==> flow/config.mk <==
export PLATFORM = sky130hd
export DESIGN_NAME = agc_ref_correction
export DESIGN_NICKNAME = agc_ref_correction
export VERILOG_FILES = /design/flow/design.v
export SDC_FILE = /design/flow/constraint.sdc
export NUM_CORES = 4
export LEC_CHECK = 0
export ABC_AREA = 0
export CAP_MARGIN = 20
export CORE_MARGIN = 2
export CORE_UTILIZATION = 72
export PLACE_DENSITY_LB_ADDON = 0.01
export SETUP_SLACK_MARGIN = 1.83
export SLEW_MARGIN = 20
export TNS_END_PERCENT = 5
==> flow/constraint.sdc <==
create_clock -name core_clock -period 6.24 [get_ports {ip_clock}]
set_input_delay 1.2480 -clock core_clock [delete_from_list [all_inputs] [get_ports {ip_clock}]]
set_output_delay 1.2480 -clock core_clock [all_outputs]
set_load 0.01 [all_outputs]
==> flow/design.v <==
module gain_block( 
	input signed [11:0] ip_data, 
	input ip_clock, 
	input ip_reset, 
	output [11:0] op_data
); 
	parameter signed [11:0] gain = 12'd1024;
	reg signed [11:0] reg_ip_data; 
	always@(posedge ip_clock or negedge ip_reset) begin 
		if(ip_reset == 1'd0) begin 
			reg_ip_data <= 12'd0;
		end else begin  
			reg_ip_data <= ip_data; 
		end 
	end 
	reg signed [11:0] reg_gain;
	wire signed [23:0] wire_gain; 
	assign wire_gain = reg_ip_data * gain;
	always@(posedge ip_clock or negedge ip_reset) begin 
		if(ip_reset == 1'd0) begin 
			reg_gain <= 12'd0;
		end else begin 
			reg_gain <= wire_gain[23:12]; 
		end 
	end 
	assign op_data = reg_gain; 
endmodule 
module abs_block( 
	input signed [11:0] ip_data,
	input ip_clock,
	input ip_reset,
	output [11:0] op_data
); 
	reg signed [11:0] reg_op_abs; 
	always@(posedge ip_clock or negedge ip_reset) begin 
		if(ip_reset == 1'd0) begin 
			reg_op_abs <= 12'd0;
		end else begin 
			if(ip_data < 12'sd0) begin 
				reg_op_abs <= -ip_data;
			end else begin 
				reg_op_abs <= ip_data; 
			end 
		end 
	end 
	assign op_data = reg_op_abs;
endmodule 
module power_estimation(
	input signed [11:0] ip_data,
	input ip_clock,
	input ip_reset,
	output [11:0] op_data
); 
	reg signed [11:0] reg_delay; 
	always@(posedge ip_clock or negedge ip_reset) begin 
		if(ip_reset == 1'd0) begin 
			reg_delay <= 12'd0;
		end else begin 
			reg_delay <= ip_data; 
		end 
	end 
	reg signed [11:0] reg_delay_2; 
	always@(posedge ip_clock or negedge ip_reset) begin 
		if(ip_reset == 1'd0) begin 
			reg_delay_2 <= 12'd0;
		end else begin 
			reg_delay_2 <= reg_delay; 
		end 
	end 
	reg signed [11:0] reg_delay_3; 
	always@(posedge ip_clock or negedge ip_reset) begin 
		if(ip_reset == 1'd0) begin 
			reg_delay_3 <= 12'd0;
		end else begin 
			reg_delay_3 <= reg_delay_2; 
		end 
	end
	reg signed [11:0] reg_delay_4; 
	always@(posedge ip_clock or negedge ip_reset) begin 
		if(ip_reset == 1'd0) begin 
			reg_delay_4 <= 12'd0;
		end else begin 
			reg_delay_4 <= reg_delay_3; 
		end 
	end
	reg signed [11:0] reg_delay_5; 
	always@(posedge ip_clock or negedge ip_reset) begin 
		if(ip_reset == 1'd0) begin 
			reg_delay_5 <= 12'd0;
		end else begin 
			reg_delay_5 <= reg_delay_4; 
		end 
	end
	reg signed [11:0] reg_delay_6; 
	always@(posedge ip_clock or negedge ip_reset) begin 
		if(ip_reset == 1'd0) begin 
			reg_delay_6 <= 12'd0;
		end else begin 
			reg_delay_6 <= reg_delay_5; 
		end 
	end
	reg signed [11:0] reg_delay_7; 
	always@(posedge ip_clock or negedge ip_reset) begin 
		if(ip_reset == 1'd0) begin 
			reg_delay_7 <= 12'd0;
		end else begin 
			reg_delay_7 <= reg_delay_6; 
		end 
	end
	reg signed [11:0] reg_delay_8; 
	always@(posedge ip_clock or negedge ip_reset) begin 
		if(ip_reset == 1'd0) begin 
			reg_delay_8 <= 12'd0;
		end else begin 
			reg_delay_8 <= reg_delay_7; 
		end 
	end
	reg signed [11:0] reg_delay_9; 
	always@(posedge ip_clock or negedge ip_reset) begin 
		if(ip_reset == 1'd0) begin 
			reg_delay_9 <= 12'd0;
		end else begin 
			reg_delay_9 <= reg_delay_8; 
		end 
	end 
	reg signed [11:0] reg_delay_10; 
	always@(posedge ip_clock or negedge ip_reset) begin 
		if(ip_reset == 1'd0) begin 
			reg_delay_10 <= 12'd0;
		end else begin 
			reg_delay_10 <= reg_delay_9; 
		end 
	end
	reg signed [11:0] reg_delay_11; 
	always@(posedge ip_clock or negedge ip_reset) begin 
		if(ip_reset == 1'd0) begin 
			reg_delay_11 <= 12'd0;
		end else begin 
			reg_delay_11 <= reg_delay_10; 
		end 
	end
	reg signed [11:0] reg_delay_12; 
	always@(posedge ip_clock or negedge ip_reset) begin 
		if(ip_reset == 1'd0) begin 
			reg_delay_12 <= 12'd0;
		end else begin 
			reg_delay_12 <= reg_delay_11; 
		end 
	end
	reg signed [11:0] reg_delay_13; 
	always@(posedge ip_clock or negedge ip_reset) begin 
		if(ip_reset == 1'd0) begin 
			reg_delay_13 <= 12'd0;
		end else begin 
			reg_delay_13 <= reg_delay_12; 
		end 
	end
	reg signed [11:0] reg_delay_14; 
	always@(posedge ip_clock or negedge ip_reset) begin 
		if(ip_reset == 1'd0) begin 
			reg_delay_14 <= 12'd0;
		end else begin 
			reg_delay_14 <= reg_delay_13; 
		end 
	end
	reg signed [11:0] reg_delay_15; 
	always@(posedge ip_clock or negedge ip_reset) begin 
		if(ip_reset == 1'd0) begin 
			reg_delay_15 <= 12'd0;
		end else begin 
			reg_delay_15 <= reg_delay_14; 
		end 
	end
	reg signed [11:0] reg_delay_16; 
	always@(posedge ip_clock or negedge ip_reset) begin 
		if(ip_reset == 1'd0) begin 
			reg_delay_16 <= 12'd0;
		end else begin 
			reg_delay_16 <= reg_delay_15; 
		end 
	end 
	reg signed [11:0] reg_delay_17; 
	always@(posedge ip_clock or negedge ip_reset) begin 
		if(ip_reset == 1'd0) begin 
			reg_delay_17 <= 12'd0;
		end else begin 
			reg_delay_17 <= reg_delay_16; 
		end 
	end 
	reg signed [11:0] reg_delay_18; 
	always@(posedge ip_clock or negedge ip_reset) begin 
		if(ip_reset == 1'd0) begin 
			reg_delay_18 <= 12'd0;
		end else begin 
			reg_delay_18 <= reg_delay_17; 
		end 
	end
	reg signed [11:0] reg_delay_19; 
	always@(posedge ip_clock or negedge ip_reset) begin 
		if(ip_reset == 1'd0) begin 
			reg_delay_19 <= 12'd0;
		end else begin 
			reg_delay_19 <= reg_delay_18; 
		end 
	end 
	reg signed [11:0] reg_delay_20; 
	always@(posedge ip_clock or negedge ip_reset) begin 
		if(ip_reset == 1'd0) begin 
			reg_delay_20 <= 12'd0;
		end else begin 
			reg_delay_20 <= reg_delay_19; 
		end 
	end 
	reg signed [11:0] reg_delay_21; 
	always@(posedge ip_clock or negedge ip_reset) begin 
		if(ip_reset == 1'd0) begin 
			reg_delay_21 <= 12'd0;
		end else begin 
			reg_delay_21 <= reg_delay_20; 
		end 
	end
	reg signed [11:0] reg_delay_22; 
	always@(posedge ip_clock or negedge ip_reset) begin 
		if(ip_reset == 1'd0) begin 
			reg_delay_22 <= 12'd0;
		end else begin 
			reg_delay_22 <= reg_delay_21; 
		end 
	end
	reg signed [11:0] reg_delay_23; 
	always@(posedge ip_clock or negedge ip_reset) begin 
		if(ip_reset == 1'd0) begin 
			reg_delay_23 <= 12'd0;
		end else begin 
			reg_delay_23 <= reg_delay_22; 
		end 
	end
	reg signed [11:0] reg_delay_24; 
	always@(posedge ip_clock or negedge ip_reset) begin 
		if(ip_reset == 1'd0) begin 
			reg_delay_24 <= 12'd0;
		end else begin 
			reg_delay_24 <= reg_delay_23; 
		end 
	end
	reg signed [11:0] reg_delay_25; 
	always@(posedge ip_clock or negedge ip_reset) begin 
		if(ip_reset == 1'd0) begin 
			reg_delay_25 <= 12'd0;
		end else begin 
			reg_delay_25 <= reg_delay_24; 
		end 
	end 
	reg signed [11:0] reg_delay_26; 
	always@(posedge ip_clock or negedge ip_reset) begin 
		if(ip_reset == 1'd0) begin 
			reg_delay_26 <= 12'd0;
		end else begin 
			reg_delay_26 <= reg_delay_25; 
		end 
	end 
	reg signed [11:0] reg_delay_27; 
	always@(posedge ip_clock or negedge ip_reset) begin 
		if(ip_reset == 1'd0) begin 
			reg_delay_27 <= 12'd0;
		end else begin 
			reg_delay_27 <= reg_delay_26; 
		end 
	end
	reg signed [11:0] reg_delay_28; 
	always@(posedge ip_clock or negedge ip_reset) begin 
		if(ip_reset == 1'd0) begin 
			reg_delay_28 <= 12'd0;
		end else begin 
			reg_delay_28 <= reg_delay_27; 
		end 
	end 
	reg signed [11:0] reg_delay_29; 
	always@(posedge ip_clock or negedge ip_reset) begin 
		if(ip_reset == 1'd0) begin 
			reg_delay_29 <= 12'd0;
		end else begin 
			reg_delay_29 <= reg_delay_28; 
		end 
	end 
	reg signed [11:0] reg_delay_30; 
	always@(posedge ip_clock or negedge ip_reset) begin 
		if(ip_reset == 1'd0) begin 
			reg_delay_30 <= 12'd0;
		end else begin 
			reg_delay_30 <= reg_delay_29; 
		end 
	end 
	reg signed [11:0] reg_delay_31; 
	always@(posedge ip_clock or negedge ip_reset) begin 
		if(ip_reset == 1'd0) begin 
			reg_delay_31 <= 12'd0;
		end else begin 
			reg_delay_31 <= reg_delay_30; 
		end 
	end 
	reg signed [11:0] reg_sum; 
	wire signed [15:0] wire_sum; 
	assign wire_sum = (ip_data + reg_delay + reg_delay_2 + reg_delay_3 + reg_delay_4 + reg_delay_5 + reg_delay_6 + reg_delay_7 + reg_delay_8 + reg_delay_9 + reg_delay_10
						 + reg_delay_11 + reg_delay_12 + reg_delay_13 + reg_delay_14 + reg_delay_15 + reg_delay_16 + reg_delay_17 + reg_delay_18 + reg_delay_19 + reg_delay_20 
						 + reg_delay_21 + reg_delay_22 + reg_delay_23 + reg_delay_24 + reg_delay_25 + reg_delay_26 + reg_delay_27 + reg_delay_28 + reg_delay_29 + reg_delay_30 + reg_delay_31);
	always@(posedge ip_clock or negedge ip_reset) begin 
		if(ip_reset == 1'd0) begin 
			reg_sum <= 12'd0;
		end else begin 
			reg_sum <= wire_sum[15:4]; 
		end 
	end 
	assign op_data = reg_sum;
endmodule 
module gain_error( 
	input signed [11:0] ip_data, 
	input ip_clock, 
	input ip_reset, 
	output [11:0] op_data
); 
	parameter signed [11:0] reference = 12'd2048; 
	wire signed [11:0] wire_error;  
	reg signed [11:0] reg_error;
	assign wire_error = reference - ip_data;
	always@(posedge ip_clock or negedge ip_reset) begin 
		if(ip_reset == 1'd0) begin 
			reg_error <= 12'd0;
		end else begin 
			reg_error <= wire_error;
		end 
	end 
	assign op_data = reg_error; 
endmodule 
module accumulator( 
	input signed [11:0] ip_data, 
	input ip_clock, 
	input ip_reset, 
	output [11:0] op_data
);  
	reg signed [15:0] reg_sum; 
	reg [4:0] reg_counter;
	always@(posedge ip_clock or negedge ip_reset) begin 
		if(ip_reset == 1'd0) begin 
			reg_sum <= 16'd0; 
			reg_counter <= 5'd0;
		end else begin 
			if(reg_counter == 5'd31) begin 
				reg_sum <= reg_sum;
			end else begin 
				reg_sum <= reg_sum + ip_data; 
			end 
			reg_counter <= reg_counter + 4'd1;
		end 
	end 
	assign op_data = reg_sum[15:4]; 
endmodule 
module product_block(
	input signed [11:0] ip_data, 
	input signed [11:0] ip_data_2,
	input ip_clock, 
	input ip_reset,
	output [11:0] op_data
); 
	reg signed [11:0] reg_product; 
	wire signed [23:0] wire_product; 
	assign wire_product = ip_data * ip_data_2;
	always@(posedge ip_clock or negedge ip_reset) begin 
		if(ip_reset == 1'd0) begin 
			reg_product <= 12'd0;
		end else begin 
			reg_product <= wire_product[23:12]; 
		end 
	end
	assign op_data = reg_product;
endmodule 
module agc_ref_correction(
	input signed [11:0] ip_data, 
	input ip_clock,
	input ip_reset, 
	output [11:0] op_data
); 
	wire signed [11:0] get_op_gain; 
	gain_block gain_block_inst( 
		.ip_data(ip_data), 
		.ip_clock(ip_clock), 
		.ip_reset(ip_reset), 
		.op_data(get_op_gain)
	); 
	wire signed [11:0] get_op_abs; 
	abs_block abs_block_inst(
		.ip_data(get_op_gain), 
		.ip_clock(ip_clock), 
		.ip_reset(ip_reset), 
		.op_data(get_op_abs)
	); 
	wire signed [11:0] get_op_power_est; 
	power_estimation power_estimation_inst( 
		.ip_data(get_op_abs), 
		.ip_clock(ip_clock), 
		.ip_reset(ip_reset), 
		.op_data(get_op_power_est)
	); 
	wire signed [11:0] get_op_gain_error; 
	gain_error gain_error_inst( 
		.ip_data(get_op_power_est), 
		.ip_clock(ip_clock), 
		.ip_reset(ip_reset), 
		.op_data(get_op_gain_error)
	);
	wire signed [11:0] get_op_acc;  
	accumulator accumulator_inst(
		.ip_data(get_op_gain_error), 
		.ip_clock(ip_clock), 
		.ip_reset(ip_reset), 
		.op_data(get_op_acc)
	);
	wire signed [11:0] get_op_product; 
	product_block product_block_inst( 
		.ip_data(ip_data), 
		.ip_data_2(get_op_acc),
		.ip_clock(ip_clock), 
		.ip_reset(ip_reset), 
		.op_data(get_op_product)
	); 
	assign op_data = get_op_product;
endmodule 
==> flow/run.sh <==
#!/bin/bash
# the make line also repeats each setting of config.mk as NAME=value (left out here)
make -C /OpenROAD-flow-scripts/flow DESIGN_CONFIG=/design/flow/config.mk WORK_HOME=/design/flow/orfs CLKGATE_MAP_FILE= finish
==> results of run 1 <==
==> metrics by stage <==
step                      hold WS (ps)  setup TNS [ps]
after floorplan                    331           -3580
after global placement             332          -10890
final                              348           -9690
after CTS                          350          -10150
after detailed placement           335          -13090
after global routing               352          -13570
==> cell type report <==
type	count	area share [%]
Clock inverter	21	0.759
Tap cell	518	2.04
Sequential cell	461	36.3
Timing Repair Buffer	132	3.43
Inverter	624	7.36
Multi-Input combinational cell	1087	45.8
Clock buffer	65	4.32
==> repair_timing <==
| item | CTS | global route |
|---|---|---|
| hold endpoints to repair | 0 | 0 |
| resized | 98 | 48 |
| endpoints found under the setup margin | 24 | 24 |
| pin swaps | 36 | 45 |
==> routing by layer <==
layer / wire length (um) / up-vias / part of all wire [%] / global-route usage [%]
li1: - / 6677 / - / -
met1: 21100 / 8079 / 40 / 39.7
met2: 28300 / 273 / 53 / 51.1
met3: 1940 / 122 / 3.7 / 5.24
met4: 1600 / 0 / 3.0 / 8.80
met5: 0 / - / 0 / 0
==> flow_summary.json, run 1 <==
{
  "synthesis.area_mm2": 0.0282,
  "grt_pass1_vias": 18700,
  "vias": 15200,
  "min_to": "gain_block_inst.reg_gain[7]$_DFF_PN0_",
  "cp-startpoint": "abs_block_inst.reg_op_abs[0]$_DFF_PN0_",
  "critPathMostFrequentCell": "fa_1",
  "syn_inst": 2200,
  "grt-ovfl-total": 0,
  "dp_hpwl_mm": 38.2,
  "hp-start": "gain_block_inst.reg_ip_data[9]$_DFF_PN0_",
  "setup_slack_ps": -1100,
  "endpoint": "power_estimation_inst.reg_sum[11]$_DFF_PN0_",
  "die_x_um": 202,
  "r2r-end": "power_estimation_inst.reg_sum[11]$_DFF_PN0_",
  "reg2regPathDepth": 30,
  "postCtsHoldBufs": 0,
  "htree_levels": 2,
  "final-seq-area_mm2": 0.0115,
  "finalSetupViolations": 12,
  "cp_num_buf_inv": 3,
  "min_period_ps": 7340,
  "fp-row-count": 72,
  "outcome": "finished with violations",
  "hold_viol": 0,
  "design_area_mm2": 0.0318,
  "worst-path-max-fanout": 3,
  "fin_util_pct": 82.3,
  "port_buffers": 25,
  "slew_headroom_pct": 43.3,
  "max_stage_delay_ps": 520,
  "top_logic_kind": "adder cells",
  "ys_area_mm2": 0.0282,
  "top_cells_by_count": "inv_1 (624), fa_1 (501), dfrtp_1 (461), nand2_1 (119), ha_1 (107)",
  "ys_sh_adder_pct": 40.3,
  "placed_area_mm2": 0.0299,
  "io_pins": 26,
  "top_cell_area_share_pct": 40.9,
  "ys_sh_mux_pct": 0.151,
  "holdPathStages": 0,
  "synthSimpleGateAreaFrac_pct": 5.16,
  "final_cells": 2908,
  "slew_violations": 0,
  "dp.cells": 2822,
  "max_freq_ghz": 0.136,
  "num_antenna_cells": 0,
  "antenna_found_initial": 0,
  "gp_congestion": 0.853,
  "path_clk_slew_ps": 60,
  "violations": "negative setup slack",
  "async_flop_share_pct": 100,
  "start_kind": "flop",
  "yosysUniqueCellTypes": 58,
  "hold_path.class": "reg -> reg",
  "cts_buffers": 48,
  "post-synth-top-area-cell": "dfrtp_1",
  "top_cell": "inv_1",
  "cp_num_cells": 30,
  "cts_tree": "yes",
  "ys_sh_xor_pct": 2.36,
  "vias_per_cell": 5.21,
  "synth-edff-count": 0,
  "coreArea_mm2": 0.0386,
  "end_kind": "flop",
  "clock_latency_ps": 580,
  "r2r_start": "abs_block_inst.reg_op_abs[0]$_DFF_PN0_",
  "firstDrtPassIters": 5,
  "tool_warnings": 33,
  "critPathArrivalTime_ps": 7810,
  "dieHeight_um": 202,
  "grt_max_degree": 168,
  "root_buffer": "clkbuf_16",
  "ys_cells": 2200,
  "finalClockPeriodUsage_pct": 118,
  "rsz0062_at_grt": "true",
  "fillers": 2002,
  "aoi_share_pct": 2.48,
  "drt_iter0_markers": 761,
  "wire_per_inst_um": 18.2,
  "synth.avg_cell_area_um2": 12.8,
  "postRouteAntennaNets": 0,
  "cap_violations": 0,
  "final-comb-area_mm2": 0.0146,
  "slowest_stage": "fa_1",
  "ys_warn_count": 6,
  "areaGrowthSynthToFinish_pct": 12.7,
  "synthFlopType": "dfrtp_1",
  "crit_family": "adder cells",
  "fin_skew_ps": 15.0,
  "nNetsFinal": 2976,
  "topCellsByArea": "dfrtp_1 (41%), fa_1 (36%), inv_1 (8.3%)",
  "cts_num_sinks": 461,
  "die-area_mm2": 0.0408,
  "synth_seq_share_pct": 40.9,
  "pre_cts_ws_ps": -1210,
  "globalRouteTotalUtil_pct": 29.7,
  "cts_buffer_depth": 3,
  "grt_pass1_wl_mm": 94.1,
  "fp-utilization_pct": 73.0,
  "critical_path_class": "reg -> reg",
  "post-cts-setup-buffers": 0,
  "ys_ff": 461,
  "r2r_setup_slack_ps": -1100,
  "worst_pin_slew_ps": 850,
  "required_ps": 6700,
  "drc_errors": 0,
  "routed_wl_mm": 52.9
}
==> inputs of run 2 (changes only) <==
ABC_AREA = 1   (was 0)
CORE_UTILIZATION = 52   (was 72)
CTS_CLUSTER_SIZE = 95   (was not set)
PLACE_DENSITY = 0.6   (was not set)
PLACE_DENSITY_LB_ADDON = not set   (was 0.01)
SETUP_SLACK_MARGIN = not set   (was 1.83)
TNS_END_PERCENT = not set   (was 5)
clock period = 5.67 ns   (was 6.24 ns; I/O delays follow)
==> flow_summary.json, run 2 <==
{
  "reg2regPathDepth": 25,
  "antenna_found_initial": 0,
  "gp_congestion": 0.854,
  "synthSimpleGateAreaFrac_pct": 7.82,
  "finalSetupViolations": 12,
  "root_buffer": "clkbuf_16",
  "cts_num_sinks": 461,
  "cts_tree": "yes",
  "grt_pass1_wl_mm": 98.6,
  "firstDrtPassIters": 5,
  "async_flop_share_pct": 100,
  "whs_ps": 344,
  "synthesis.area_mm2": 0.0292,
  "port_buffers": 25,
  "top_logic_kind": "adder cells",
  "ys_area_mm2": 0.0292,
  "ys_cells": 2565,
  "r2r_start": "abs_block_inst.reg_op_abs[0]$_DFF_PN0_",
  "slew_headroom_pct": 40.4,
  "num_antenna_cells": 0,
  "wire_per_inst_um": 15.4,
  "routed_wl_mm": 55.6,
  "ys_sh_xor_pct": 1.80,
  "vias_per_cell": 4.65,
  "r2r_setup_slack_ps": -960,
  "pre_cts_ws_ps": -940,
  "critPathArrivalTime_ps": 7110,
  "holdPathStages": 0,
  "cp_num_buf_inv": 5,
  "critical_path_class": "reg -> reg",
  "critPathMostFrequentCell": "fa_1",
  "hold_viol": 0,
  "nNetsFinal": 3428,
  "dp.cells": 3495,
  "hold_path.class": "reg -> reg",
  "globalRouteTotalUtil_pct": 21.6,
  "clock_latency_ps": 600,
  "crit_family": "adder cells",
  "grt_max_degree": 134,
  "coreArea_mm2": 0.0553,
  "ys_sh_adder_pct": 38.9,
  "postRouteAntennaNets": 0,
  "min_to": "gain_block_inst.reg_gain[9]$_DFF_PN0_",
  "r2r-end": "power_estimation_inst.reg_sum[7]$_DFF_PN0_",
  "final_cells": 3596,
  "fp-utilization_pct": 52.9,
  "tool_warnings": 35,
  "cap_violations": 0,
  "top_cell_area_share_pct": 39.5,
  "synth-edff-count": 0,
  "cts_buffers": 51,
  "cp_num_cells": 25,
  "violations": "negative setup slack",
  "dp_hpwl_mm": 43.9,
  "hp-start": "gain_block_inst.reg_ip_data[11]$_DFF_PN0_",
  "outcome": "finished with violations",
  "path_clk_slew_ps": 60,
  "topCellsByArea": "dfrtp_1 (39%), fa_1 (34%), inv_1 (9.6%)",
  "top_cell": "inv_1",
  "dieHeight_um": 241,
  "drt_iter0_markers": 747,
  "min_period_ps": 6630,
  "top_cells_by_count": "inv_1 (748), fa_1 (501), dfrtp_1 (461), nand2_1 (375), ha_1 (107)",
  "ys_warn_count": 6,
  "post-synth-top-area-cell": "dfrtp_1",
  "htree_levels": 2,
  "max_freq_ghz": 0.151,
  "worst_pin_slew_ps": 895,
  "yosysUniqueCellTypes": 40,
  "ys_ff": 461,
  "slowest_stage": "fa_1",
  "slew_violations": 0,
  "ys_sh_mux_pct": 0,
  "areaGrowthSynthToFinish_pct": 17.0,
  "grt_pass1_vias": 19700,
  "endpoint": "power_estimation_inst.reg_sum[7]$_DFF_PN0_",
  "grt-ovfl-total": 0,
  "end_kind": "flop",
  "io_pins": 26,
  "vias": 16700,
  "rsz0062_at_grt": "true",
  "postCtsHoldBufs": 0,
  "drc_errors": 0,
  "worst-path-max-fanout": 3,
  "start_kind": "flop",
  "setup_slack_ps": -958,
  "cp-startpoint": "abs_block_inst.reg_op_abs[0]$_DFF_PN0_",
  "fin_skew_ps": 24.3,
  "finalClockPeriodUsage_pct": 117,
  "fp-row-count": 86,
  "synth_seq_share_pct": 39.5,
  "max_stage_delay_ps": 590,
  "required_ps": 6150,
  "synthFlopType": "dfrtp_1",
  "die_x_um": 241,
  "syn_inst": 2565,
  "aoi_share_pct": 2.00,
  "die-area_mm2": 0.0581,
  "synth.avg_cell_area_um2": 11.4,
  "cts_buffer_depth": 3
}
-- run 2: per-stage QoR --
| stage | cell area [um^2] | util, % | TNS [ps] |
|---|---|---|---|
| 6_report | 34200 | 61.9 | -10040 |
| 4_1_cts | 34000 | 61.4 | -9450 |
| 3_5_place_dp | 31900 | 57.8 | -14790 |
| 3_3_place_gp | 31900 | 57.8 | -14310 |
| 2_1_floorplan | 29400 | - | -4270 |
| 5_1_grt | 34200 | 61.9 | -13010 |
-- run 2: what timing repair did --
action,CTS,global route
endpoints found under the setup margin,12,22
gates resized,65,51
pin swaps,23,19
buffers inserted,4,6
gates cloned,0,0
-- run 2: final cells by class --
class / count / area [um^2]
multi-input combinational: 1323 / 15400
inverter: 753 / 2830
clock inverter: 20 / 193
clock buffer: 75 / 1520
fill: 4480 / 21100
sequential: 461 / 11500
timing repair buffer: 216 / 1790
tap: 748 / 936
-- run 2: per-layer routing --
layer  routed length, um  track usage, %
met5                   0               0
met4                1170            5.14
met3                1780            2.76
met2               28100            36.7
met1               24500            30.0
==> inputs of run 3 (changes only) <==
ABC_AREA = 0   (was 1)
CELL_PAD_IN_SITES_GLOBAL_PLACEMENT = 3   (was not set)
CORE_ASPECT_RATIO = 1.72   (was not set)
CORE_UTILIZATION = 21   (was 52)
CTS_CLUSTER_SIZE = 53   (was 95)
GPL_ROUTABILITY_DRIVEN = 0   (was not set)
GPL_TIMING_DRIVEN = 0   (was not set)
MIN_ROUTING_LAYER = met2   (was not set)
PLACE_DENSITY = not set   (was 0.6)
PLACE_DENSITY_LB_ADDON = 0.04   (was not set)
SETUP_SLACK_MARGIN = -0.38   (was not set)
SLEW_MARGIN = 10   (was 20)
clock period = 8.47 ns   (was 5.67 ns; I/O delays follow)
==> flow_summary.json, run 3 <==
{
  "dieHeight_um": 485,
  "ys_cells": 2200,
  "drt_iter0_markers": 1004,
  "routed_wl_mm": 69.4,
  "postRouteAntennaNets": 0,
  "tns_ps": 0,
  "fp-row-count": 176,
  "cp-startpoint": "power_estimation_inst.reg_delay[1]$_DFF_PN0_",
  "hold_viol": 0,
  "end_kind": "flop",
  "grt_pass1_vias": 27300,
  "fp-utilization_pct": 21.1,
  "path_clk_slew_ps": 60,
  "top_cell": "inv_1",
  "grt_pass1_wl_mm": 112,
  "ys_sh_adder_pct": 40.3,
  "firstDrtPassIters": 5,
  "reg2regPathDepth": 27,
  "vias_per_cell": 4.80,
  "top_logic_kind": "adder cells",
  "grt-ovfl-total": 0,
  "finalSetupViolations": 0,
  "grt_max_degree": 99,
  "holdPathStages": 0,
  "min_period_ps": 8290,
  "ys_area_mm2": 0.0282,
  "coreArea_mm2": 0.134,
  "ys_ff": 461,
  "yosysUniqueCellTypes": 58,
  "synthSimpleGateAreaFrac_pct": 5.16,
  "worst_pin_slew_ps": 802,
  "fin_util_pct": 24.6,
  "dp_hpwl_mm": 54.7,
  "dp.cells": 4011,
  "max_freq_ghz": 0.121,
  "slew_violations": 0,
  "pre_cts_ws_ps": -667,
  "cp_num_buf_inv": 2,
  "areaGrowthSynthToFinish_pct": 16.5,
  "clock_latency_ps": 650,
  "synthFlopType": "dfrtp_1",
  "critPathMostFrequentCell": "fa_1",
  "final_cells": 4117,
  "ys_warn_count": 6,
  "aoi_share_pct": 2.48,
  "cts_tree": "yes",
  "tool_warnings": 27,
  "cts_buffers": 57,
  "met2_length_mm": 45.1,
  "top_cells_by_count": "inv_1 (624), fa_1 (501), dfrtp_1 (461), nand2_1 (119), ha_1 (107)",
  "synth_seq_share_pct": 40.9,
  "wl_met1_um": 0,
  "antenna_found_initial": 0,
  "r2r-end": "power_estimation_inst.reg_sum[11]$_DFF_PN0_",
  "synthesis.area_mm2": 0.0282,
  "worst-path-max-fanout": 4,
  "critical_path_class": "reg -> reg",
  "max_stage_delay_ps": 590,
  "port_buffers": 25,
  "slowest_stage": "fa_1",
  "start_kind": "flop",
  "ys_sh_xor_pct": 2.36,
  "r2r_start": "power_estimation_inst.reg_delay[1]$_DFF_PN0_",
  "async_flop_share_pct": 100,
  "vias": 19700,
  "required_ps": 9020,
  "fin_skew_ps": 19.6,
  "min_to": "gain_block_inst.reg_gain[0]$_DFF_PN0_",
  "finalClockPeriodUsage_pct": 97.9,
  "drc_errors": 0,
  "wire_per_inst_um": 16.9,
  "syn_inst": 2200,
  "cp_num_cells": 27,
  "hp-start": "gain_block_inst.reg_ip_data[2]$_DFF_PN0_",
  "r2r_setup_slack_ps": 180,
  "ys_sh_mux_pct": 0.151,
  "globalRouteTotalUtil_pct": 16.2,
  "top_layer_used": "met4",
  "die_x_um": 284,
  "cap_violations": 0,
  "nNetsFinal": 2912,
  "htree_levels": 2,
  "root_buffer": "clkbuf_16",
  "synth.avg_cell_area_um2": 12.8,
  "topCellsByArea": "dfrtp_1 (41%), fa_1 (36%), inv_1 (8.3%)",
  "top_cell_area_share_pct": 40.9,
  "io_pins": 26,
  "cts_buffer_depth": 3,
  "setup_slack_ps": 178,
  "die-area_mm2": 0.137,
  "critPathArrivalTime_ps": 8840,
  "wl_met3_mm": 22.3,
  "synth-edff-count": 0,
  "cts_num_sinks": 461,
  "post-cts-setup-buffers": 0,
  "outcome": "complete, no violations",
  "hold_path.class": "reg -> reg",
  "crit_family": "adder cells",
  "endpoint": "power_estimation_inst.reg_sum[11]$_DFF_PN0_",
  "slew_headroom_pct": 46.5,
  "post-synth-top-area-cell": "dfrtp_1"
}
-- run 3: final cells by class --
class                      count  area [um^2]
buffer                        29          109
sequential                   461        11500
tap                         1780         2230
clock inverter                28          335
antenna                        2         5.00
multi-input combinational   1087        14300
clock buffer                  76         1640
timing repair buffer          30          393
inverter                     624         2340
fill                       14200       101000
-- run 3: through the flow --
step	area, um^2	hold WS (ps)
floorplan	28200	331
CTS	32800	348
finish	32900	347
global route	32900	356
global placement	30700	339
detailed placement	30800	335
-- run 3: repair_timing --
item / 4_1_cts / 5_1_grt
gates resized: 4 / 11
endpoints found under the setup margin: 2 / 4
endpoints found under the hold margin: 0 / 0
hold buffers: 0 / 0
-- run 3: per-layer routing --
metal	global-route usage [%]	vias up
met3	18.6	131
met4	2.93	0
li1	-	6510
met1	-	8194
met5	0	-
met2	22.1	4914
==> inputs of run 4 (changes only) <==
ABC_AREA = not set   (was 0)
CELL_PAD_IN_SITES_GLOBAL_PLACEMENT = not set   (was 3)
CORE_ASPECT_RATIO = not set   (was 1.72)
CORE_MARGIN = 6   (was 2)
CORE_UTILIZATION = 40   (was 21)
CTS_CLUSTER_SIZE = not set   (was 53)
GPL_ROUTABILITY_DRIVEN = not set   (was 0)
MIN_ROUTING_LAYER = not set   (was met2)
PLACE_DENSITY_LB_ADDON = 0.15   (was 0.04)
SETUP_SLACK_MARGIN = not set   (was -0.38)
SLEW_MARGIN = 20   (was 10)
clock period = 10.0 ns   (was 8.47 ns; I/O delays follow)
==> flow_summary.json, run 4 <==
{
  "postRouteAntennaNets": 0,
  "synth_seq_share_pct": 40.9,
  "cts_buffers": 53,
  "critPathMostFrequentCell": "fa_1",
  "max_stage_delay_ps": 540,
  "ys_cells": 2200,
  "ys_sh_adder_pct": 40.3,
  "required_ps": 10460,
  "areaGrowthSynthToFinish_pct": 11.9,
  "ys_sh_mux_pct": 0.151,
  "globalRouteTotalUtil_pct": 13.6,
  "ys_warn_count": 6,
  "post-synth-top-area-cell": "dfrtp_1",
  "reg2regPathDepth": 30,
  "ys_ff": 461,
  "num_antenna_cells": 0,
  "yosysUniqueCellTypes": 58,
  "hold_path.class": "reg -> reg",
  "design_area_mm2": 0.0316,
  "port_buffers": 25,
  "nNetsFinal": 2908,
  "endpoint": "power_estimation_inst.reg_sum[11]$_DFF_PN0_",
  "syn_inst": 2200,
  "crit_family": "adder cells",
  "tool_warnings": 28,
  "min_to": "gain_block_inst.reg_gain[7]$_DFF_PN0_",
  "tns_ps": 0,
  "fin_skew_ps": 16.3,
  "grt_pass1_wl_mm": 86.7,
  "hp-start": "gain_block_inst.reg_ip_data[9]$_DFF_PN0_",
  "finalSetupViolations": 0,
  "wire_per_inst_um": 14.6,
  "fillers": 6442,
  "slew_headroom_pct": 58.3,
  "cts_buffer_depth": 3,
  "ys_area_mm2": 0.0282,
  "aoi_share_pct": 2.48,
  "async_flop_share_pct": 100,
  "top_cell_area_share_pct": 40.9,
  "rsz0062_at_grt": "false",
  "final-comb-area_mm2": 0.0142,
  "fp-utilization_pct": 40.8,
  "pre_cts_ws_ps": 1880,
  "r2r-end": "power_estimation_inst.reg_sum[11]$_DFF_PN0_",
  "synth.avg_cell_area_um2": 12.8,
  "placed_area_mm2": 0.0298,
  "drc_errors": 0,
  "io_pins": 26,
  "vias": 14300,
  "setup_slack_ps": 2060,
  "topCellsByArea": "dfrtp_1 (41%), fa_1 (36%), inv_1 (8.3%)",
  "holdPathStages": 0,
  "hold_viol": 0,
  "cp-startpoint": "abs_block_inst.reg_op_abs[0]$_DFF_PN0_",
  "die_x_um": 278,
  "r2r_start": "abs_block_inst.reg_op_abs[0]$_DFF_PN0_",
  "top_cells_by_count": "inv_1 (624), fa_1 (501), dfrtp_1 (461), nand2_1 (119), ha_1 (107)",
  "cp_num_cells": 30,
  "path_clk_slew_ps": 60,
  "r2r_setup_slack_ps": 2060,
  "cts_tree": "yes",
  "grt-ovfl-total": 0,
  "synthesis.area_mm2": 0.0282,
  "routed_wl_mm": 47.6,
  "ys_sh_xor_pct": 2.36,
  "post_cts_resized": 0,
  "grt_pass1_vias": 17200,
  "cap_violations": 0,
  "critPathArrivalTime_ps": 8410,
  "htree_levels": 2,
  "post-cts-setup-buffers": 0,
  "vias_per_cell": 4.38,
  "final-seq-area_mm2": 0.0115,
  "fp-row-count": 96,
  "antenna_found_initial": 0,
  "drt_iter0_markers": 440,
  "max_freq_ghz": 0.126,
  "die-area_mm2": 0.0771,
  "cp_num_buf_inv": 3,
  "synthFlopType": "dfrtp_1",
  "top_cell": "inv_1",
  "postCtsHoldBufs": 0,
  "critical_path_class": "reg -> reg",
  "slew_violations": 0,
  "min_period_ps": 7940,
  "finalClockPeriodUsage_pct": 79.4,
  "outcome": "complete, no violations",
  "slowest_stage": "fa_1",
  "cts_num_sinks": 461,
  "dp_hpwl_mm": 37.8,
  "root_buffer": "clkbuf_16",
  "grt_max_degree": 101,
  "start_kind": "flop",
  "synth-edff-count": 0,
  "coreArea_mm2": 0.0692,
  "firstDrtPassIters": 5,
  "worst-path-max-fanout": 3,
  "top_logic_kind": "adder cells",
  "clock_latency_ps": 590,
  "worst_pin_slew_ps": 625,
  "synthSimpleGateAreaFrac_pct": 5.16,
  "dieHeight_um": 278,
  "gp_congestion": 0.814,
  "end_kind": "flop"
}
run 4: per-layer routing:
layer,wire (um),global-route usage [%]
met1,22200,19.4
met2,22900,22.1
met3,1410,1.93
met4,1100,3.61
met5,0,0
run 4: area by class of cell:
type                    count  share of cell area, %
plain buffers              29                  0.345
repair buffers             30                   1.24
clock inverters            19                  0.820
flip-flops and latches    461                   36.5
well taps                 931                   3.69
multi-input cells        1087                   45.1
inverters                 624                   7.42
clock buffers              80                   4.87
run 4: through the flow:
step	cells	hold slack, ps	utilization, %
floorplan	2201	331	-
global placement	3157	333	42.8
detailed placement	3162	336	43.1
CTS	3261	342	45.7
global route	3261	355	45.7
finish	3261	340	45.7
==> inputs of run 5 (changes only) <==
ABC_AREA = 1   (was not set)
CELL_PAD_IN_SITES_DETAIL_PLACEMENT = 1   (was not set)
CORE_ASPECT_RATIO = 0.57   (was not set)
CORE_MARGIN = 2   (was 6)
CORE_UTILIZATION = 32   (was 40)
GPL_TIMING_DRIVEN = not set   (was 0)
PLACE_DENSITY_LB_ADDON = 0.27   (was 0.15)
TNS_END_PERCENT = 10   (was not set)
clock period = 9.01 ns   (was 10.0 ns; I/O delays follow)
==> flow_summary.json, run 5 <==
{
  "dp.cells": 3761,
  "top_logic_kind": "adder cells",
  "port_buffers": 25,
  "max_freq_ghz": 0.139,
  "synth.avg_cell_area_um2": 11.4,
  "cp_num_cells": 26,
  "dp_hpwl_mm": 52.3,
  "outcome": "complete, no violations",
  "hp-start": "gain_block_inst.reg_ip_data[9]$_DFF_PN0_",
  "max_stage_delay_ps": 540,
  "hold_viol": 0,
  "cts_buffer_depth": 3,
  "slowest_stage": "fa_1",
  "synthesis.area_mm2": 0.0292,
  "cap_violations": 0,
  "fp-row-count": 83,
  "htree_levels": 2,
  "topCellsByArea": "dfrtp_1 (39%), fa_1 (34%), inv_1 (9.6%)",
  "grt-ovfl-total": 0,
  "aoi_share_pct": 2.00,
  "areaGrowthSynthToFinish_pct": 11.2,
  "grt_pass1_vias": 18900,
  "cts_tree": "yes",
  "slew_headroom_pct": 38.9,
  "ys_sh_adder_pct": 38.9,
  "die-area_mm2": 0.0939,
  "ys_area_mm2": 0.0292,
  "end_kind": "flop",
  "num_antenna_cells": 0,
  "root_buffer": "clkbuf_16",
  "crit_family": "adder cells",
  "r2r_setup_slack_ps": 1790,
  "r2r-end": "power_estimation_inst.reg_sum[10]$_DFF_PN0_",
  "wire_per_inst_um": 16.9,
  "coreArea_mm2": 0.0902,
  "ys_sh_xor_pct": 1.80,
  "path_clk_slew_ps": 70,
  "finalClockPeriodUsage_pct": 80.1,
  "min_to": "gain_block_inst.reg_gain[7]$_DFF_PN0_",
  "required_ps": 9490,
  "final_cells": 3841,
  "post-synth-top-area-cell": "dfrtp_1",
  "yosysUniqueCellTypes": 40,
  "ys_sh_mux_pct": 0,
  "drc_errors": 0,
  "synthFlopType": "dfrtp_1",
  "vias": 16400,
  "r2r_start": "abs_block_inst.reg_op_abs[0]$_DFF_PN0_",
  "ys_cells": 2565,
  "syn_inst": 2565,
  "slew_violations": 0,
  "cp-startpoint": "abs_block_inst.reg_op_abs[0]$_DFF_PN0_",
  "firstDrtPassIters": 5,
  "grt_max_degree": 142,
  "holdPathStages": 0,
  "min_period_ps": 7220,
  "placed_area_mm2": 0.0310,
  "synthSimpleGateAreaFrac_pct": 7.82,
  "rsz0062_at_grt": "false",
  "cp_num_buf_inv": 5,
  "critPathMostFrequentCell": "fa_1",
  "start_kind": "flop",
  "top_cell": "inv_1",
  "post-cts-setup-buffers": 0,
  "postRouteAntennaNets": 0,
  "top_cell_area_share_pct": 39.5,
  "critical_path_class": "reg -> reg",
  "fp-utilization_pct": 32.4,
  "synth-edff-count": 0,
  "tns_ps": 0,
  "io_pins": 26,
  "dieHeight_um": 232,
  "finalSetupViolations": 0,
  "postCtsHoldBufs": 0,
  "fillers": 9857,
  "synth_seq_share_pct": 39.5,
  "hold_path.class": "reg -> reg",
  "post_cts_resized": 0,
  "clock_latency_ps": 610,
  "drt_iter0_markers": 957,
  "design_area_mm2": 0.0325,
  "reg2regPathDepth": 26,
  "grt_pass1_wl_mm": 108,
  "tool_warnings": 30,
  "endpoint": "power_estimation_inst.reg_sum[10]$_DFF_PN0_",
  "ys_warn_count": 6,
  "cts_buffers": 44,
  "routed_wl_mm": 64.8,
  "worst-path-max-fanout": 7,
  "cts_num_sinks": 461,
  "die_x_um": 404,
  "critPathArrivalTime_ps": 7700,
  "antenna_found_initial": 0,
  "ys_ff": 461,
  "top_cells_by_count": "inv_1 (748), fa_1 (501), dfrtp_1 (461), nand2_1 (375), ha_1 (107)",
  "globalRouteTotalUtil_pct": 14.8,
  "whs_ps": 336,
  "gp_congestion": 0.886,
  "worst_pin_slew_ps": 917,
  "fin_skew_ps": 30.5,
  "vias_per_cell": 4.26,
  "async_flop_share_pct": 100,
  "nNetsFinal": 3239
}
## run 5: metal layers
layer  track usage, %  wire length, um
met2             18.7            23900
met5                0                0
met3             2.61             3230
met1             25.7            36900
met4             1.89              792
## run 5: stage by stage
stage / setup WS (ps) / util, %
floorplan: 2680 / -
global placement: 1890 / 34.3
finish: 1790 / 36.0
detailed placement: 1830 / 34.3
global route: 1350 / 36.0
CTS: 1780 / 36.0
## run 5: cell type report
type	instances	area [um^2]	share of cell area, %
multi-input cells	1323	14800	45.4
flip-flops and latches	461	11500	35.5
inverters	753	2830	8.69
well taps	1190	1490	4.58
clock buffers	61	1250	3.86
repair buffers	34	335	1.03
clock inverters	19	293	0.901
==> inputs of run 6 (changes only) <==
ABC_AREA = not set   (was 1)
CELL_PAD_IN_SITES_DETAIL_PLACEMENT = not set   (was 1)
CORE_ASPECT_RATIO = not set   (was 0.57)
CORE_UTILIZATION = 65   (was 32)
CTS_CLUSTER_SIZE = 43   (was not set)
PLACE_DENSITY_LB_ADDON = not set   (was 0.27)
SETUP_SLACK_MARGIN = -0.48   (was not set)
TNS_END_PERCENT = not set   (was 10)
clock period = 7.83 ns   (was 9.01 ns; I/O delays follow)
==> flow_summary.json, run 6 <==
{
  "die_x_um": 212,
  "num_antenna_cells": 0,
  "tns_ps": 0,
  "path_clk_slew_ps": 60,
  "synthSimpleGateAreaFrac_pct": 5.16,
  "r2r-end": "power_estimation_inst.reg_sum[11]$_DFF_PN0_",
  "required_ps": 8280,
  "final_cells": 2883,
  "topCellsByArea": "dfrtp_1 (41%), fa_1 (36%), inv_1 (8.3%)",
  "top_cells_by_count": "inv_1 (624), fa_1 (501), dfrtp_1 (461), nand2_1 (119), ha_1 (107)",
  "hold_viol": 0,
  "io_pins": 26,
  "cts_num_sinks": 461,
  "synthesis.area_mm2": 0.0282,
  "gp_congestion": 0.804,
  "nNetsFinal": 2882,
  "cts_buffers": 50,
  "drt_iter0_markers": 761,
  "clock_latency_ps": 590,
  "fp-utilization_pct": 65.7,
  "ys_warn_count": 6,
  "slew_headroom_pct": 35.9,
  "vias": 14300,
  "cp_num_cells": 30,
  "dp_hpwl_mm": 36.6,
  "globalRouteTotalUtil_pct": 24.3,
  "postCtsHoldBufs": 0,
  "synth_seq_share_pct": 40.9,
  "grt-ovfl-total": 0,
  "min_period_ps": 7630,
  "firstDrtPassIters": 4,
  "start_kind": "flop",
  "fin_skew_ps": 19.5,
  "routed_wl_mm": 47.3,
  "ys_sh_adder_pct": 40.3,
  "areaGrowthSynthToFinish_pct": 9.43,
  "yosysUniqueCellTypes": 58,
  "ys_cells": 2200,
  "fp-row-count": 76,
  "holdPathStages": 0,
  "r2r_setup_slack_ps": 200,
  "finalClockPeriodUsage_pct": 97.5,
  "synth-edff-count": 0,
  "top_cell": "inv_1",
  "ys_sh_mux_pct": 0.151,
  "hp-start": "gain_block_inst.reg_ip_data[10]$_DFF_PN0_",
  "critPathMostFrequentCell": "fa_1",
  "cp_num_buf_inv": 3,
  "critical_path_class": "reg -> reg",
  "syn_inst": 2200,
  "htree_levels": 2,
  "ys_area_mm2": 0.0282,
  "die-area_mm2": 0.0451,
  "min_to": "gain_block_inst.reg_gain[8]$_DFF_PN0_",
  "top_cell_area_share_pct": 40.9,
  "cap_violations": 0,
  "post_cts_resized": 0,
  "cp-startpoint": "abs_block_inst.reg_op_abs[0]$_DFF_PN0_",
  "slew_violations": 0,
  "synth.avg_cell_area_um2": 12.8,
  "dieHeight_um": 212,
  "grt_max_degree": 174,
  "wire_per_inst_um": 16.4,
  "slowest_stage": "fa_1",
  "max_stage_delay_ps": 510,
  "synthFlopType": "dfrtp_1",
  "antenna_found_initial": 0,
  "finalSetupViolations": 0,
  "cts_tree": "yes",
  "crit_family": "adder cells",
  "hold_path.class": "reg -> reg",
  "critPathArrivalTime_ps": 8080,
  "dp.cells": 2793,
  "fillers": 3002,
  "aoi_share_pct": 2.48,
  "ys_sh_xor_pct": 2.36,
  "whs_ps": 343,
  "worst_pin_slew_ps": 961,
  "outcome": "complete, no violations",
  "drc_errors": 0,
  "root_buffer": "clkbuf_16",
  "top_logic_kind": "adder cells",
  "post-synth-top-area-cell": "dfrtp_1",
  "postRouteAntennaNets": 0,
  "grt_pass1_vias": 16900,
  "end_kind": "flop",
  "async_flop_share_pct": 100,
  "grt_pass1_wl_mm": 84.7,
  "endpoint": "power_estimation_inst.reg_sum[11]$_DFF_PN0_",
  "r2r_start": "abs_block_inst.reg_op_abs[0]$_DFF_PN0_",
  "max_freq_ghz": 0.131,
  "coreArea_mm2": 0.0430,
  "tool_warnings": 32,
  "port_buffers": 25,
  "post-cts-setup-buffers": 0,
  "ys_ff": 461,
  "reg2regPathDepth": 30,
  "worst-path-max-fanout": 3,
  "cts_buffer_depth": 3,
  "fin_util_pct": 71.9,
  "vias_per_cell": 4.97
}
[run 6: layer usage]
metal | share of wire (%) | GRT usage [%] | wire length [um]
met5 | 0 | 0 | 0
met4 | 2.2 | 6.22 | 1050
met3 | 3.3 | 3.13 | 1560
met2 | 51 | 40.6 | 24200
met1 | 43 | 34.5 | 20500
[run 6: area by class of cell]
type / count / area [um^2] / area share [%]
multi-input cells: 1087 / 14200 / 46.1
flip-flops and latches: 461 / 11500 / 37.4
inverters: 624 / 2340 / 7.58
clock buffers: 74 / 1500 / 4.87
well taps: 585 / 732 / 2.37
repair buffers: 36 / 363 / 1.17
clock inverters: 16 / 168 / 0.543
[run 6: metrics by stage]
stage,worst slack (ps),area (um^2)
CTS,237,30900
detailed placement,305,29200
finish,199,30900
global route,-323,30900
floorplan,842,28200
global placement,454,29200
==> inputs of run 7 (changes only) <==
CORE_UTILIZATION = 40   (was 65)
CTS_CLUSTER_SIZE = not set   (was 43)
MAX_ROUTING_LAYER = met4   (was not set)
PLACE_DENSITY = 0.6   (was not set)
SETUP_SLACK_MARGIN = not set   (was -0.48)
TNS_END_PERCENT = 95   (was not set)
clock period = 10.0 ns   (was 7.83 ns; I/O delays follow)
==> flow_summary.json, run 7 <==
{
  "outcome": "complete, no violations",
  "post_cts_resized": 0,
  "cts_tree": "yes",
  "cap_violations": 0,
  "grt_pass1_wl_mm": 87.6,
  "tns_ps": 0,
  "ys_warn_count": 6,
  "min_period_ps": 7850,
  "drt_iter0_markers": 540,
  "dp.cells": 3142,
  "hold_path.class": "reg -> reg",
  "io_pins": 26,
  "max_freq_ghz": 0.127,
  "dp_hpwl_mm": 37.7,
  "pre_cts_ws_ps": 2120,
  "drc_errors": 0,
  "cp_num_buf_inv": 3,
  "hold_viol": 0,
  "num_antenna_cells": 0,
  "syn_inst": 2200,
  "postRouteAntennaNets": 0,
  "ys_sh_adder_pct": 40.3,
  "coreArea_mm2": 0.0699,
  "clock_latency_ps": 590,
  "critPathArrivalTime_ps": 8310,
  "min_to": "gain_block_inst.reg_gain[1]$_DFF_PN0_",
  "crit_family": "adder cells",
  "ys_sh_xor_pct": 2.36,
  "reg2regPathDepth": 30,
  "root_buffer": "clkbuf_16",
  "top_cells_by_count": "inv_1 (624), fa_1 (501), dfrtp_1 (461), nand2_1 (119), ha_1 (107)",
  "holdPathStages": 0,
  "tool_warnings": 28,
  "endpoint": "power_estimation_inst.reg_sum[11]$_DFF_PN0_",
  "r2r_setup_slack_ps": 2150,
  "required_ps": 10460,
  "cp-startpoint": "power_estimation_inst.reg_delay[0]$_DFF_PN0_",
  "vias_per_cell": 4.45,
  "cts_buffer_depth": 3,
  "die_x_um": 270,
  "cts_num_sinks": 461,
  "fin_skew_ps": 21.1,
  "setup_slack_ps": 2150,
  "nNetsFinal": 2877,
  "critical_path_class": "reg -> reg",
  "top_cell_area_share_pct": 40.9,
  "start_kind": "flop",
  "grt_max_degree": 118,
  "htree_levels": 2,
  "hp-start": "gain_block_inst.reg_ip_data[3]$_DFF_PN0_",
  "gp_congestion": 0.830,
  "synth-edff-count": 0,
  "max_stage_delay_ps": 530,
  "r2r_start": "power_estimation_inst.reg_delay[0]$_DFF_PN0_",
  "finalClockPeriodUsage_pct": 78.5,
  "path_clk_slew_ps": 60,
  "dieHeight_um": 270,
  "fin_util_pct": 44.8,
  "worst-path-max-fanout": 3,
  "slowest_stage": "fa_1",
  "rsz0062_at_grt": "false",
  "ys_ff": 461,
  "end_kind": "flop",
  "routed_wl_mm": 48.8,
  "topCellsByArea": "dfrtp_1 (41%), fa_1 (36%), inv_1 (8.3%)",
  "cts_buffers": 51,
  "fp-row-count": 97,
  "async_flop_share_pct": 100,
  "grt-ovfl-total": 0,
  "ys_area_mm2": 0.0282,
  "areaGrowthSynthToFinish_pct": 10.9,
  "globalRouteTotalUtil_pct": 15.3,
  "post-cts-setup-buffers": 0,
  "wire_per_inst_um": 15.1,
  "cp_num_cells": 30,
  "top_cell": "inv_1",
  "r2r-end": "power_estimation_inst.reg_sum[11]$_DFF_PN0_",
  "post-synth-top-area-cell": "dfrtp_1",
  "fp-utilization_pct": 40.4,
  "critPathMostFrequentCell": "fa_1",
  "slew_headroom_pct": 36.5,
  "synthFlopType": "dfrtp_1",
  "synth_seq_share_pct": 40.9,
  "synthesis.area_mm2": 0.0282,
  "grt_pass1_vias": 17200,
  "firstDrtPassIters": 4,
  "ys_cells": 2200,
  "ys_sh_mux_pct": 0.151,
  "synth.avg_cell_area_um2": 12.8,
  "worst_pin_slew_ps": 953,
  "final_cells": 3234,
  "die-area_mm2": 0.0727,
  "yosysUniqueCellTypes": 58,
  "vias": 14400,
  "antenna_found_initial": 0,
  "port_buffers": 25,
  "aoi_share_pct": 2.48,
  "postCtsHoldBufs": 0,
  "top_logic_kind": "adder cells",
  "synthSimpleGateAreaFrac_pct": 5.16,
  "slew_violations": 0,
  "finalSetupViolations": 0
}
run 7: per-layer routing:
layer	vias to the layer above	global-route usage, %	wire (um)
met5	-	-	0
li1	6489	-	-
met1	7655	20.8	21800
met3	84	2.19	1550
met4	0	4.02	1250
met2	171	24.4	24200
run 7: per-stage QoR:
stage / instance area (um^2) / hold WS [ps]
after floorplan: 28200 / 331
after global placement: 29600 / 339
after detailed placement: 29600 / 339
after CTS: 31300 / 360
after global routing: 31300 / 366
final: 31300 / 358
run 7: area by class of cell:
class	count	area, um^2
clock buffers	76	1510
inverters	624	2340
flip-flops and latches	461	11500
multi-input cells	1087	14200
well taps	940	1180
repair buffers	30	300
fillers	6330	38600
clock inverters	16	183
==> inputs of run 8 (changes only) <==
CORE_ASPECT_RATIO = 1.99   (was not set)
CORE_MARGIN = 8   (was 2)
CORE_UTILIZATION = 59   (was 40)
GPL_ROUTABILITY_DRIVEN = 0   (was not set)
GPL_TIMING_DRIVEN = 0   (was not set)
MIN_ROUTING_LAYER = met2   (was not set)
PLACE_DENSITY = not set   (was 0.6)
PLACE_DENSITY_LB_ADDON = 0.16   (was not set)
SETUP_SLACK_MARGIN = 0.7   (was not set)
TNS_END_PERCENT = not set   (was 95)
clock period = 10.7 ns   (was 10.0 ns; I/O delays follow)
==> flow_summary.json, run 8 <==
{
  "outcome": "finished with violations",
  "violations": "design-rule violations",
  "antenna_found_initial": 0,
  "die_x_um": 171,
  "setup_slack_ps": 2060,
  "start_kind": "flop",
  "holdPathStages": 0,
  "ys_sh_mux_pct": 0.151,
  "fp-row-count": 113,
  "hold_path.class": "reg -> reg",
  "post-cts-setup-buffers": 0,
  "root_buffer": "clkbuf_16",
  "ys_cells": 2200,
  "synth_seq_share_pct": 40.9,
  "cp_num_cells": 27,
  "ys_area_mm2": 0.0282,
  "top_cells_by_count": "inv_1 (624), fa_1 (501), dfrtp_1 (461), nand2_1 (119), ha_1 (107)",
  "critPathArrivalTime_ps": 9060,
  "cts_buffers": 43,
  "max_stage_delay_ps": 770,
  "grt_pass1_vias": 25400,
  "nNetsFinal": 2897,
  "slew_headroom_pct": 34.8,
  "placed_area_mm2": 0.0294,
  "cts_tree": "yes",
  "port_buffers": 25,
  "grt-ovfl-total": 0,
  "slowest_stage": "xnor2_1",
  "postRouteAntennaNets": 0,
  "areaGrowthSynthToFinish_pct": 9.35,
  "tool_warnings": 32,
  "routed_wl_mm": 53.1,
  "r2r_start": "power_estimation_inst.reg_delay[1]$_DFF_PN0_",
  "grt_max_degree": 104,
  "top_cell": "inv_1",
  "globalRouteTotalUtil_pct": 31.9,
  "post-synth-top-area-cell": "dfrtp_1",
  "ys_sh_adder_pct": 40.3,
  "synthSimpleGateAreaFrac_pct": 5.16,
  "io_pins": 26,
  "fin_util_pct": 65.0,
  "htree_levels": 2,
  "critPathMostFrequentCell": "fa_1",
  "ys_ff": 461,
  "endpoint": "power_estimation_inst.reg_sum[11]$_DFF_PN0_",
  "synthFlopType": "dfrtp_1",
  "wire_per_inst_um": 18.0,
  "cp_num_buf_inv": 2,
  "grt_pass1_wl_mm": 90.3,
  "hold_viol": 0,
  "finalSetupViolations": 0,
  "top_logic_kind": "adder cells",
  "path_clk_slew_ps": 60,
  "vias_per_cell": 6.78,
  "top_cell_area_share_pct": 40.9,
  "crit_family": "adder cells",
  "synth.avg_cell_area_um2": 12.8,
  "ys_sh_xor_pct": 2.36,
  "vias": 19900,
  "design_area_mm2": 0.0309,
  "end_kind": "flop",
  "syn_inst": 2200,
  "min_period_ps": 8640,
  "topCellsByArea": "dfrtp_1 (41%), fa_1 (36%), inv_1 (8.3%)",
  "firstDrtPassIters": 54,
  "fin_skew_ps": 17.3,
  "dieHeight_um": 325,
  "yosysUniqueCellTypes": 58,
  "cap_violations": 0,
  "drt_iter0_markers": 2771,
  "fp-utilization_pct": 59.4,
  "critical_path_class": "reg -> reg",
  "ys_warn_count": 6,
  "worst_pin_slew_ps": 971,
  "max_freq_ghz": 0.116,
  "clock_latency_ps": 580,
  "rsz0062_at_grt": "false",
  "min_to": "gain_block_inst.reg_gain[8]$_DFF_PN0_",
  "r2r_setup_slack_ps": 2060,
  "synthesis.area_mm2": 0.0282,
  "pre_cts_ws_ps": 2410,
  "coreArea_mm2": 0.0475,
  "postCtsHoldBufs": 0,
  "cts_buffer_depth": 3,
  "hp-start": "gain_block_inst.reg_ip_data[10]$_DFF_PN0_",
  "required_ps": 11120,
  "worst-path-max-fanout": 4,
  "reg2regPathDepth": 27,
  "finalClockPeriodUsage_pct": 80.8,
  "dp_hpwl_mm": 40.0,
  "aoi_share_pct": 2.48,
  "drc_errors": 2,
  "post_cts_resized": 0,
  "cp-startpoint": "power_estimation_inst.reg_delay[1]$_DFF_PN0_",
  "cts_num_sinks": 461,
  "async_flop_share_pct": 100,
  "r2r-end": "power_estimation_inst.reg_sum[11]$_DFF_PN0_",
  "synth-edff-count": 0,
  "die-area_mm2": 0.0555,
  "slew_violations": 0
}
-- run 8: metrics by stage --
step	TNS, ps	cells	hold slack [ps]
floorplan	0	2201	331
global placement	-5535330	2858	334
detailed placement	0	2862	335
CTS	0	2942	351
global route	0	2942	359
finish	0	2943	351
-- run 8: per-layer routing --
| layer | vias up | track usage [%] | routed length, um |
|---|---|---|---|
| met2 | 4930 | 41.6 | 33400 |
| met3 | 409 | 34.4 | 16000 |
| met5 | - | - | 0 |
| li1 | 6463 | - | - |
| met4 | 0 | 6.70 | 3770 |
| met1 | 8140 | - | 0 |
-- run 8: layout make-up --
type                            count  area (um^2)
Sequential cell                   461        11500
Tap cell                          632          791
Clock inverter                     15          180
Inverter                          624         2340
Buffer                             29          109
Fill cell                        3668        16600
Clock buffer                       65         1290
Timing Repair Buffer               29          365
Antenna cell                        1         2.50
Multi-Input combinational cell   1087        14200
==> inputs of run 9 (changes only) <==
ABC_AREA = 0   (was not set)
CELL_PAD_IN_SITES_DETAIL_PLACEMENT = 1   (was not set)
CELL_PAD_IN_SITES_GLOBAL_PLACEMENT = 1   (was not set)
CORE_ASPECT_RATIO = 1.31   (was 1.99)
CORE_MARGIN = 2   (was 8)
CORE_UTILIZATION = 30   (was 59)
CTS_CLUSTER_SIZE = 62   (was not set)
GPL_ROUTABILITY_DRIVEN = not set   (was 0)
GPL_TIMING_DRIVEN = not set   (was 0)
PLACE_DENSITY_LB_ADDON = 0.27   (was 0.16)
SETUP_SLACK_MARGIN = 2.04   (was 0.7)
TNS_END_PERCENT = 20   (was not set)
clock period = 9.01 ns   (was 10.7 ns; I/O delays follow)
==> flow_summary.json, run 9 <==
{
  "outcome": "complete, no violations",
  "dp.cells": 3438,
  "port_buffers": 25,
  "clock_latency_ps": 640,
  "finalClockPeriodUsage_pct": 82.0,
  "dieHeight_um": 355,
  "cts_num_sinks": 461,
  "fin_util_pct": 34.5,
  "hold_viol": 0,
  "aoi_share_pct": 2.48,
  "gp_congestion": 0.743,
  "r2r-end": "power_estimation_inst.reg_sum[11]$_DFF_PN0_",
  "ys_area_mm2": 0.0282,
  "htree_levels": 2,
  "start_kind": "flop",
  "holdPathStages": 0,
  "final_cells": 3545,
  "grt-ovfl-total": 0,
  "end_kind": "flop",
  "areaGrowthSynthToFinish_pct": 13.8,
  "critPathArrivalTime_ps": 7890,
  "hp-start": "gain_block_inst.reg_ip_data[2]$_DFF_PN0_",
  "grt_pass1_vias": 26800,
  "num_antenna_cells": 0,
  "coreArea_mm2": 0.0930,
  "top_cell": "inv_1",
  "max_stage_delay_ps": 530,
  "die-area_mm2": 0.0966,
  "cts_tree": "yes",
  "worst_pin_slew_ps": 808,
  "nNetsFinal": 2891,
  "final-comb-area_mm2": 0.0145,
  "rsz0062_at_grt": "true",
  "ys_sh_xor_pct": 2.36,
  "hold_path.class": "reg -> reg",
  "fillers": 9891,
  "crit_family": "adder cells",
  "top_logic_kind": "adder cells",
  "ys_sh_adder_pct": 40.3,
  "cp_num_cells": 30,
  "top_cell_area_share_pct": 40.9,
  "fp-row-count": 128,
  "grt_pass1_wl_mm": 96.9,
  "drt_iter0_markers": 1469,
  "r2r_setup_slack_ps": 1630,
  "post-synth-top-area-cell": "dfrtp_1",
  "critical_path_class": "reg -> reg",
  "cp_num_buf_inv": 3,
  "cp-startpoint": "abs_block_inst.reg_op_abs[0]$_DFF_PN0_",
  "synthSimpleGateAreaFrac_pct": 5.16,
  "synthFlopType": "dfrtp_1",
  "routed_wl_mm": 56.9,
  "antenna_found_initial": 0,
  "wire_per_inst_um": 16.1,
  "globalRouteTotalUtil_pct": 19.7,
  "topCellsByArea": "dfrtp_1 (41%), fa_1 (36%), inv_1 (8.3%)",
  "slowest_stage": "fa_1",
  "tool_warnings": 30,
  "path_clk_slew_ps": 60,
  "ys_ff": 461,
  "r2r_start": "abs_block_inst.reg_op_abs[0]$_DFF_PN0_",
  "die_x_um": 272,
  "syn_inst": 2200,
  "io_pins": 26,
  "grt_max_degree": 129,
  "tns_ps": 0,
  "slew_headroom_pct": 46.1,
  "max_freq_ghz": 0.135,
  "cts_buffers": 51,
  "cts_buffer_depth": 3,
  "slew_violations": 0,
  "finalSetupViolations": 0,
  "synthesis.area_mm2": 0.0282,
  "cap_violations": 0,
  "vias": 19800,
  "min_period_ps": 7380,
  "endpoint": "power_estimation_inst.reg_sum[11]$_DFF_PN0_",
  "ys_cells": 2200,
  "critPathMostFrequentCell": "fa_1",
  "reg2regPathDepth": 30,
  "ys_warn_count": 6,
  "min_to": "gain_block_inst.reg_gain[0]$_DFF_PN0_",
  "postRouteAntennaNets": 0,
  "fin_skew_ps": 30.1,
  "worst-path-max-fanout": 3,
  "drc_errors": 0,
  "async_flop_share_pct": 100,
  "dp_hpwl_mm": 42.6,
  "firstDrtPassIters": 5,
  "synth_seq_share_pct": 40.9,
  "ys_sh_mux_pct": 0.151,
  "synth.avg_cell_area_um2": 12.8,
  "required_ps": 9510,
  "fp-utilization_pct": 30.3,
  "yosysUniqueCellTypes": 58,
  "synth-edff-count": 0,
  "vias_per_cell": 5.60,
  "top_cells_by_count": "inv_1 (624), fa_1 (501), dfrtp_1 (461), nand2_1 (119), ha_1 (107)",
  "final-seq-area_mm2": 0.0115,
  "root_buffer": "clkbuf_16"
}
[run 9: timing repair]
action | in CTS | in global routing
pin swaps | 8 | 12
hold buffers | 0 | 0
endpoints found under the hold margin | 0 | 0
resized | 19 | 29
endpoints found under the setup margin | 14 | 17
setup buffers | 5 | 8
[run 9: area by class of cell]
type	count	share of cell area, %
repair buffers	44	1.30
flip-flops and latches	461	35.9
inverters	624	7.29
clock inverters	24	1.02
clock buffers	70	4.57
well taps	1235	4.81
multi-input cells	1087	45.1
[run 9: per-stage QoR]
stage	worst slack (ps)	instance area [um^2]	hold slack, ps
finish	1630	32100	347
global route	1340	32100	352
CTS	1500	31900	350
detailed placement	1200	30000	336
global placement	1250	30000	333
floorplan	2050	28200	331
[run 9: layer usage]
metal	GRT usage, %	vias to the layer above	part of all wire, %
met4	3.03	0	3.1
met2	24.5	5085	62
met3	23.5	165	35
met5	-	-	0
li1	-	6453	-
met1	-	8138	0
